==> v16 <==
// uart_edge_detection
module uart_edge_detection (
    input logic clk,           
    input logic rst_n,         
    input logic uart_rx,       
    output logic uart_tx,      
    output logic led_rx,       
    output logic led_tx,       
    output logic data_ready    
);
    parameter CLOCK_FREQ = 50000000;    
    parameter BAUD_RATE  = 115200;
    parameter BAUD_DIV   = CLOCK_FREQ / BAUD_RATE;
    parameter THRESHOLD  = 4;           
    logic [7:0] rx_data;
    logic rx_done;
    logic [7:0] processed_data;
    logic tx_start;
    logic tx_busy;
    logic [7:0] image_data [0:63];     
    logic [7:0] conv_result [0:35];    
    logic [5:0] rx_counter;            
    logic [5:0] tx_counter;            
    typedef enum logic [1:0] {IDLE, RECEIVE, PROCESS, SEND} state_t;
    state_t state, next_state;
    uart_rx #(
        .BAUD_DIV(BAUD_DIV)
    ) uart_receiver (
        .clk(clk),
        .rst_n(rst_n),
        .rx(uart_rx),
        .data_out(rx_data),
        .data_valid(rx_done)
    );
    uart_tx #(
        .BAUD_DIV(BAUD_DIV)
    ) uart_transmitter (
        .clk(clk),
        .rst_n(rst_n),
        .tx_start(tx_start),
        .data_in(processed_data),
        .tx_busy(tx_busy),
        .tx(uart_tx)
    );
    always_ff @(posedge clk or negedge rst_n) begin
        if (!rst_n)
            state <= IDLE;
        else
            state <= next_state;
    end
    always_comb begin
        case (state)
            IDLE:      next_state = (rx_done) ? RECEIVE : IDLE;
            RECEIVE:   next_state = (rx_counter == 6'd63 && rx_done) ? PROCESS : RECEIVE;
            PROCESS:   next_state = SEND;
            SEND:      next_state = (tx_counter == 6'd36 && !tx_busy) ? IDLE : SEND;
            default:   next_state = IDLE;
        endcase
    end
    always_ff @(posedge clk or negedge rst_n) begin
        if (!rst_n) begin
            rx_counter <= 6'd0;
        end else if ((state == IDLE || state == RECEIVE) && rx_done) begin
            image_data[rx_counter] <= rx_data;
            rx_counter <= rx_counter + 1;
        end else if (state == IDLE) begin
  ...
==> flow/config.mk <==
export PLATFORM = sky130hd
export DESIGN_NAME = uart_edge_detection
export DESIGN_NICKNAME = uart_edge_detection
export VERILOG_FILES = /design/flow/design.v
export SDC_FILE = /design/flow/constraint.sdc
export NUM_CORES = 4
export LEC_CHECK = 0
export ABC_AREA = 1
export CAP_MARGIN = 20
export CELL_PAD_IN_SITES_DETAIL_PLACEMENT = 2
export CORE_MARGIN = 7
export CORE_UTILIZATION = 40
export CTS_CLUSTER_DIAMETER = 383
export CTS_CLUSTER_SIZE = 98
export PLACE_DENSITY = 0.35
export SETUP_SLACK_MARGIN = 5.0
export SLEW_MARGIN = 20
export TNS_END_PERCENT = 20
==> flow/constraint.sdc <==
create_clock -name core_clock -period 20.0 [get_ports {clk}]
set_input_delay 4.0000 -clock core_clock [delete_from_list [all_inputs] [get_ports {clk}]]
set_output_delay 4.0000 -clock core_clock [all_outputs]
set_load 0.01 [all_outputs]
run.sh (not shown) runs the stock make flow with config.mk's settings and CLKGATE_MAP_FILE=.
==> v9: changes against v16 <==
==> flow/config.mk (replaced) <==
export PLATFORM = sky130hd
export DESIGN_NAME = uart_edge_detection
export DESIGN_NICKNAME = uart_edge_detection
export VERILOG_FILES = /design/flow/design.v
export SDC_FILE = /design/flow/constraint.sdc
export NUM_CORES = 4
export LEC_CHECK = 0
export ABC_AREA = 1
export CAP_MARGIN = 20
export CORE_MARGIN = 2
export CORE_UTILIZATION = 72
export CTS_CLUSTER_SIZE = 71
export PLACE_DENSITY = 0.38
export SETUP_SLACK_MARGIN = 0.41
export SLEW_MARGIN = 20
==> flow/constraint.sdc (replaced) <==
create_clock -name core_clock -period 3.19 [get_ports {clk}]
set_input_delay 0.6380 -clock core_clock [delete_from_list [all_inputs] [get_ports {clk}]]
set_output_delay 0.6380 -clock core_clock [all_outputs]
set_load 0.01 [all_outputs]
==> v36: changes against v16 <==
==> flow/config.mk (replaced) <==
export PLATFORM = sky130hd
export DESIGN_NAME = uart_edge_detection
export DESIGN_NICKNAME = uart_edge_detection
export VERILOG_FILES = /design/flow/design.v
export SDC_FILE = /design/flow/constraint.sdc
export NUM_CORES = 4
export LEC_CHECK = 0
export ABC_AREA = 1
export CAP_MARGIN = 20
export CORE_ASPECT_RATIO = 0.69
export CORE_MARGIN = 2
export CORE_UTILIZATION = 72
export CTS_CLUSTER_DIAMETER = 188
export CTS_CLUSTER_SIZE = 99
export HOLD_SLACK_MARGIN = -0.04
export SLEW_MARGIN = 20
export TNS_END_PERCENT = 20
==> flow/constraint.sdc (replaced) <==
create_clock -name core_clock -period 14.8 [get_ports {clk}]
set_input_delay 2.9600 -clock core_clock [delete_from_list [all_inputs] [get_ports {clk}]]
set_output_delay 2.9600 -clock core_clock [all_outputs]
set_load 0.01 [all_outputs]
==> v26: changes against v16 <==
==> flow/config.mk (replaced) <==
export PLATFORM = sky130hd
export DESIGN_NAME = uart_edge_detection
export DESIGN_NICKNAME = uart_edge_detection
export VERILOG_FILES = /design/flow/design.v
export SDC_FILE = /design/flow/constraint.sdc
export NUM_CORES = 4
export LEC_CHECK = 0
export ABC_AREA = 1
export CAP_MARGIN = 20
export CELL_PAD_IN_SITES_GLOBAL_PLACEMENT = 2
export CORE_MARGIN = 2
export CORE_UTILIZATION = 67
export CTS_CLUSTER_DIAMETER = 224
export CTS_CLUSTER_SIZE = 87
export GPL_TIMING_DRIVEN = 1
export MAX_ROUTING_LAYER = met4
export MIN_ROUTING_LAYER = met2
export PLACE_DENSITY_LB_ADDON = 0.14
export SETUP_SLACK_MARGIN = -0.03
export SLEW_MARGIN = 0
export TNS_END_PERCENT = 15
==> summary of the runs <==
Count of clock-buffer cells in the layout: v9 is lower than v16 (2).
Clock skew, highest first: v36, v16, v9.
In sequential cell count, v16 and v9 do not differ.
The highest register-to-register slack belongs to v16, the lowest to v9.
v16 finished with timing, DRC and antenna clean. v36 finished clean. v26 did not get past global placement without I/O. v9 passed the timing, design-rule and antenna checks.
Design area, lowest first: v36, v16, v9.
==> figures <==
Result of the run: v36 no timing/DRC/antenna violations; v26 aborted with a tool error; v16 no timing/DRC/antenna violations; v9 no timing/DRC/antenna violations
Failing step: v36 -; v26 global placement without I/O; v16 -; v9 -
Met1 track demand over resource in global routing: v36 52.31%; v26 -; v16 30.40%; v9 48.27%
Headroom to the max-slew limit: v36 30.36%; v26 -; v16 34.48%; v9 41.64%
Comb area: v36 0.006654 sq mm; v26 -; v16 0.006656 sq mm; v9 0.006865 sq mm
H-tree depth reported by CTS: v36 4; v26 -; v16 4; v9 4
Endpoint of the worst register-to-register path: v36 conv_result[31][0]; v26 -; v16 conv_result[3][0]; v9 conv_result[19][0]
Count of final hold-check violations: v36 0; v26 -; v16 0; v9 0
Count of placed standard cells in the final layout, fillers left out: v36 1552; v26 -; v16 1723; v9 1676
Power in sequential cells: v36 0.509 mW; v26 -; v16 0.377 mW; v9 2.36 mW
CP peak stage delay: v36 0.54 ns; v26 -; v16 0.77 ns; v9 0.52 ns
Biggest Area Class: v36 combinational gates; v26 -; v16 combinational gates; v9 combinational gates

==> run P: inputs <==
==> flow/design.v <==
module uart_tx #(
    parameter BAUD_DIV = 434
) (
    input logic clk,
    input logic rst_n,
    input logic tx_start,
    input logic [7:0] data_in,
    output logic tx_busy,
    output logic tx
);
    logic [9:0] tx_shift;   
    logic [3:0] bit_count;
    logic [11:0] baud_counter;
    logic tx_active;
    always_ff @(posedge clk or negedge rst_n) begin
        if (!rst_n) begin
            tx_active <= 0;
            baud_counter <= 0;
            tx_busy <= 0;
            tx <= 1;   
        end else begin
            if (tx_start && !tx_active) begin
                tx_active <= 1;
                tx_shift <= {1'b1, data_in, 1'b0};   
                baud_counter <= BAUD_DIV;
                bit_count <= 0;
                tx_busy <= 1;
            end else if (tx_active) begin
                if (baud_counter == 0) begin
                    baud_counter <= BAUD_DIV;
                    tx <= tx_shift[0];   
                    tx_shift <= {1'b1, tx_shift[9:1]};   
                    bit_count <= bit_count + 1;
                    if (bit_count == 9) begin   
                        tx_active <= 0;
                        tx_busy <= 0;
                    end
                end else begin
                    baud_counter <= baud_counter - 1;
                end
            end
        end
    end
endmodule
module uart_rx #(
    parameter BAUD_DIV = 434   
) (
    input logic clk,
    input logic rst_n,
    input logic rx,
    output logic [7:0] data_out,
    output logic data_valid,
	 	output logic [7:0] leds
);
    logic [11:0] baud_counter;
    logic [3:0] bit_count;
    logic [7:0] rx_shift;
    logic rx_active;
    always_ff @(posedge clk or negedge rst_n) begin
        if (!rst_n) begin
            baud_counter <= 0;
            bit_count <= 0;
            rx_active <= 0;
            data_valid <= 0;
            rx_shift <= 8'b0;   
        end else begin
            if (!rx_active && !rx) begin
                rx_active <= 1;
                baud_counter <= BAUD_DIV / 2;
                bit_count <= 0;
                rx_shift <= 8'b0;   
            end else if (rx_active) begin
                if (baud_counter == 0) begin
                    baud_counter <= BAUD_DIV;
                    if (bit_count < 9) begin
                        rx_shift <= {rx, rx_shift[7:1]};   
                        bit_count <= bit_count + 1;
                    end else begin
                        rx_active <= 0;
                        data_out <= rx_shift;  
								leds <= rx_shift;
                        data_valid <= 1;
                    end
                end else begin
                    baud_counter <= baud_counter - 1;
                end
            end else begin
                data_valid <= 0;
            end
        end
    end
endmodule
module uart_edge_detection (
    input logic clk,           
    input logic rst_n,         
    input logic uart_rx,       
    output logic uart_tx,      
    output logic led_rx,       
    output logic led_tx,       
    output logic data_ready    
);
    parameter CLOCK_FREQ = 50000000;    
    parameter BAUD_RATE  = 115200;
    parameter BAUD_DIV   = CLOCK_FREQ / BAUD_RATE;
    parameter THRESHOLD  = 4;           
    logic [7:0] rx_data;
    logic rx_done;
    logic [7:0] processed_data;
    logic tx_start;
    logic tx_busy;
    logic [7:0] image_data [0:63];     
    logic [7:0] conv_result [0:35];    
    logic [5:0] rx_counter;            
    logic [5:0] tx_counter;            
    typedef enum logic [1:0] {IDLE, RECEIVE, PROCESS, SEND} state_t;
    state_t state, next_state;
    uart_rx #(
        .BAUD_DIV(BAUD_DIV)
    ) uart_receiver (
        .clk(clk),
        .rst_n(rst_n),
        .rx(uart_rx),
        .data_out(rx_data),
        .data_valid(rx_done)
    );
    uart_tx #(
        .BAUD_DIV(BAUD_DIV)
    ) uart_transmitter (
        .clk(clk),
        .rst_n(rst_n),
        .tx_start(tx_start),
        .data_in(processed_data),
        .tx_busy(tx_busy),
        .tx(uart_tx)
    );
    always_ff @(posedge clk or negedge rst_n) begin
        if (!rst_n)
            state <= IDLE;
        else
            state <= next_state;
    end
    always_comb begin
        case (state)
            IDLE:      next_state = (rx_done) ? RECEIVE : IDLE;
            RECEIVE:   next_state = (rx_counter == 6'd63 && rx_done) ? PROCESS : RECEIVE;
            PROCESS:   next_state = SEND;
            SEND:      next_state = (tx_counter == 6'd36 && !tx_busy) ? IDLE : SEND;
            default:   next_state = IDLE;
        endcase
    end
    always_ff @(posedge clk or negedge rst_n) begin
        if (!rst_n) begin
            rx_counter <= 6'd0;
        end else if ((state == IDLE || state == RECEIVE) && rx_done) begin
            image_data[rx_counter] <= rx_data;
            rx_counter <= rx_counter + 1;
        end else if (state == IDLE) begin
            rx_counter <= 6'd0;
        end
    end
    integer i, j, k, l;
    reg [3:0] sum;
    always_ff @(posedge clk or negedge rst_n) begin
        if (!rst_n) begin
            for (i = 0; i < 36; i = i + 1)
                conv_result[i] <= 8'd0;
        end else if (state == PROCESS) begin
            for (i = 0; i < 6; i = i + 1) begin
                for (j = 0; j < 6; j = j + 1) begin
                    sum = 0;
                    for (k = 0; k < 3; k = k + 1) begin
                        for (l = 0; l < 3; l = l + 1) begin
                            sum = sum + image_data[(i + k) * 8 + (j + l)][0];
                        end
                    end
                    conv_result[i * 6 + j] <= (sum >= THRESHOLD) ? 8'b1 : 8'b0;
                end
            end
        end
    end
    always_ff @(posedge clk or negedge rst_n) begin
        if (!rst_n) begin
            tx_counter <= 6'd0;
            tx_start <= 1'b0;
            processed_data <= 8'd0;
        end else if (state == SEND) begin
            if (!tx_busy && !tx_start) begin
                tx_start <= 1'b1;
                processed_data <= conv_result[tx_counter];
                tx_counter <= tx_counter + 1;
            end else if (tx_start && tx_busy) begin
                tx_start <= 1'b0;
            end
        end else begin
            tx_counter <= 6'd0;
            tx_start <= 1'b0;
        end
    end
    always_ff @(posedge clk or negedge rst_n) begin
        if (!rst_n) begin
            led_rx <= 1'b0;
            led_tx <= 1'b0;
            data_ready <= 1'b0;
        end else begin
            led_rx <= (state == RECEIVE) ? rx_done : 1'b0;
            led_tx <= (state == SEND) ? ~tx_busy : 1'b0;
            data_ready <= (state == SEND);  
        end
    end
endmodule
==> flow/run.sh <==
#!/bin/bash
# the make line also repeats each setting of config.mk as NAME=value (left out here)
make -C /OpenROAD-flow-scripts/flow DESIGN_CONFIG=/design/flow/config.mk WORK_HOME=/design/flow/orfs CLKGATE_MAP_FILE= finish
==> flow/config.mk <==
export PLATFORM = sky130hd
export DESIGN_NAME = uart_edge_detection
export DESIGN_NICKNAME = uart_edge_detection
export VERILOG_FILES = /design/flow/design.v
export SDC_FILE = /design/flow/constraint.sdc
export NUM_CORES = 4
export LEC_CHECK = 0
export CAP_MARGIN = 20
export CORE_MARGIN = 2
export CORE_UTILIZATION = 72
export CTS_CLUSTER_DIAMETER = 371
export CTS_CLUSTER_SIZE = 21
export PLACE_DENSITY = 0.42
export SETUP_SLACK_MARGIN = 0.41
export SLEW_MARGIN = 20
==> flow/constraint.sdc <==
create_clock -name core_clock -period 3.19 [get_ports {clk}]
set_input_delay 0.6380 -clock core_clock [delete_from_list [all_inputs] [get_ports {clk}]]
set_output_delay 0.6380 -clock core_clock [all_outputs]
set_load 0.01 [all_outputs]
==> run A (differences from run P) <==
==> flow/config.mk (replaced) <==
export PLATFORM = sky130hd
export DESIGN_NAME = uart_edge_detection
export DESIGN_NICKNAME = uart_edge_detection
export VERILOG_FILES = /design/flow/design.v
export SDC_FILE = /design/flow/constraint.sdc
export NUM_CORES = 4
export LEC_CHECK = 0
export ABC_AREA = 1
export CAP_MARGIN = 20
export CORE_MARGIN = 2
export CORE_UTILIZATION = 72
export CTS_CLUSTER_SIZE = 71
export PLACE_DENSITY_LB_ADDON = 0.22
export SETUP_SLACK_MARGIN = 0.41
export SLEW_MARGIN = 20
==> run Z (differences from run P) <==
--- a/flow/config.mk
+++ b/flow/config.mk
@@ -8,8 +8,8 @@
 export CAP_MARGIN = 20
 export CORE_MARGIN = 2
 export CORE_UTILIZATION = 72
-export CTS_CLUSTER_DIAMETER = 371
-export CTS_CLUSTER_SIZE = 21
-export PLACE_DENSITY = 0.42
-export SETUP_SLACK_MARGIN = 0.41
+export CTS_CLUSTER_SIZE = 72
+export PLACE_DENSITY_LB_ADDON = 0.0
+export SETUP_SLACK_MARGIN = 0.48
 export SLEW_MARGIN = 20
+export TNS_END_PERCENT = 5
==> flow/constraint.sdc (replaced) <==
create_clock -name core_clock -period 3.2 [get_ports {clk}]
set_input_delay 0.6400 -clock core_clock [delete_from_list [all_inputs] [get_ports {clk}]]
set_output_delay 0.6400 -clock core_clock [all_outputs]
set_load 0.01 [all_outputs]
==> run B (differences from run P) <==
--- a/flow/config.mk
+++ b/flow/config.mk
@@ -8,8 +8,8 @@
 export CAP_MARGIN = 20
 export CORE_MARGIN = 2
 export CORE_UTILIZATION = 72
-export CTS_CLUSTER_DIAMETER = 371
-export CTS_CLUSTER_SIZE = 21
-export PLACE_DENSITY = 0.42
-export SETUP_SLACK_MARGIN = 0.41
+export CTS_CLUSTER_SIZE = 14
+export HOLD_SLACK_MARGIN = 0.29
+export PLACE_DENSITY_LB_ADDON = 0.27
+export SETUP_SLACK_MARGIN = 0.48
 export SLEW_MARGIN = 20
==> flow/constraint.sdc (replaced) <==
create_clock -name core_clock -period 3.2 [get_ports {clk}]
set_input_delay 0.6400 -clock core_clock [delete_from_list [all_inputs] [get_ports {clk}]]
set_output_delay 0.6400 -clock core_clock [all_outputs]
set_load 0.01 [all_outputs]
==> impl_metrics.csv <==
group,metric,value,unit
drt,route.final.wire_length,31290,um
worst_setup_path,critical_path_required,3.48,ns
layout,comb_area_share,47.88,%
synthesis,ys_sh_xor,1.248,%
grt,grt_start_max_net_pins,48,
pwr,switchingPower,1.337,mW
drt,routed-via-count,9376,
timing,report.final.setup_viol,0,
synthesis,ys_types,70,
run_status,run_status,"complete, no violations",
layout,final_net_count,1572,
timing,period_used_share,98.28,%
place,placed_cells,1448,
The numbers above come from run P.

==> impl_metrics.csv <==
group,metric,value,unit
layout,final_net_count,1677,
drt,drc,0,
place,placed_cells,1545,
timing,report.final.setup_viol,10,
layout,comb_area_share,46.75,%
timing,period_used_share,107.8,%
worst_setup_path,critical_path_required,3.50,ns
drt,routed-via-count,11380,
run_status,violations,"setup timing",
run_status,run_status,"failed layout checks",
timing,worst_hold_slack,0.2893,ns
timing,finalWorstSetupSlack,-0.2488,ns
pwr,switchingPower,1.122,mW
drt,route.final.wire_length,43280,um
synthesis,ys_sh_xor,0.7571,%
grt,grt_start_max_net_pins,65,
The numbers above come from run A.

==> impl_metrics.csv <==
group,metric,value,unit
place,placed_cells,1438,
drt,route.final.wire_length,35700,um
timing,report.final.setup_viol,0,
worst_setup_path,critical_path_required,3.48,ns
grt,grt_start_max_net_pins,57,
layout,comb_area_share,48.26,%
pwr,switchingPower,1.297,mW
timing,period_used_share,97.68,%
run_status,run_status,"complete, no violations",
The numbers above come from run B.

==> impl_metrics.csv <==
group,metric,value,unit
run_status,run_status,"complete, no violations",
place,placed_cells,1448,
worst_setup_path,critical_path_required,3.48,ns
pwr,switchingPower,1.251,mW
timing,rsz0062_at_grt,"true",
grt,grt_start_max_net_pins,65,
cts,post_cts_resize_count,9,
timing,report.final.setup_viol,0,
synthesis,ys_sh_xor,1.248,%
layout,design.seq.count,176,
layout,final_net_count,1510,
timing,period_used_share,97.66,%
drt,routed-via-count,9058,
The numbers above come from run Z.

Power is estimated from default activity; no workload was simulated.
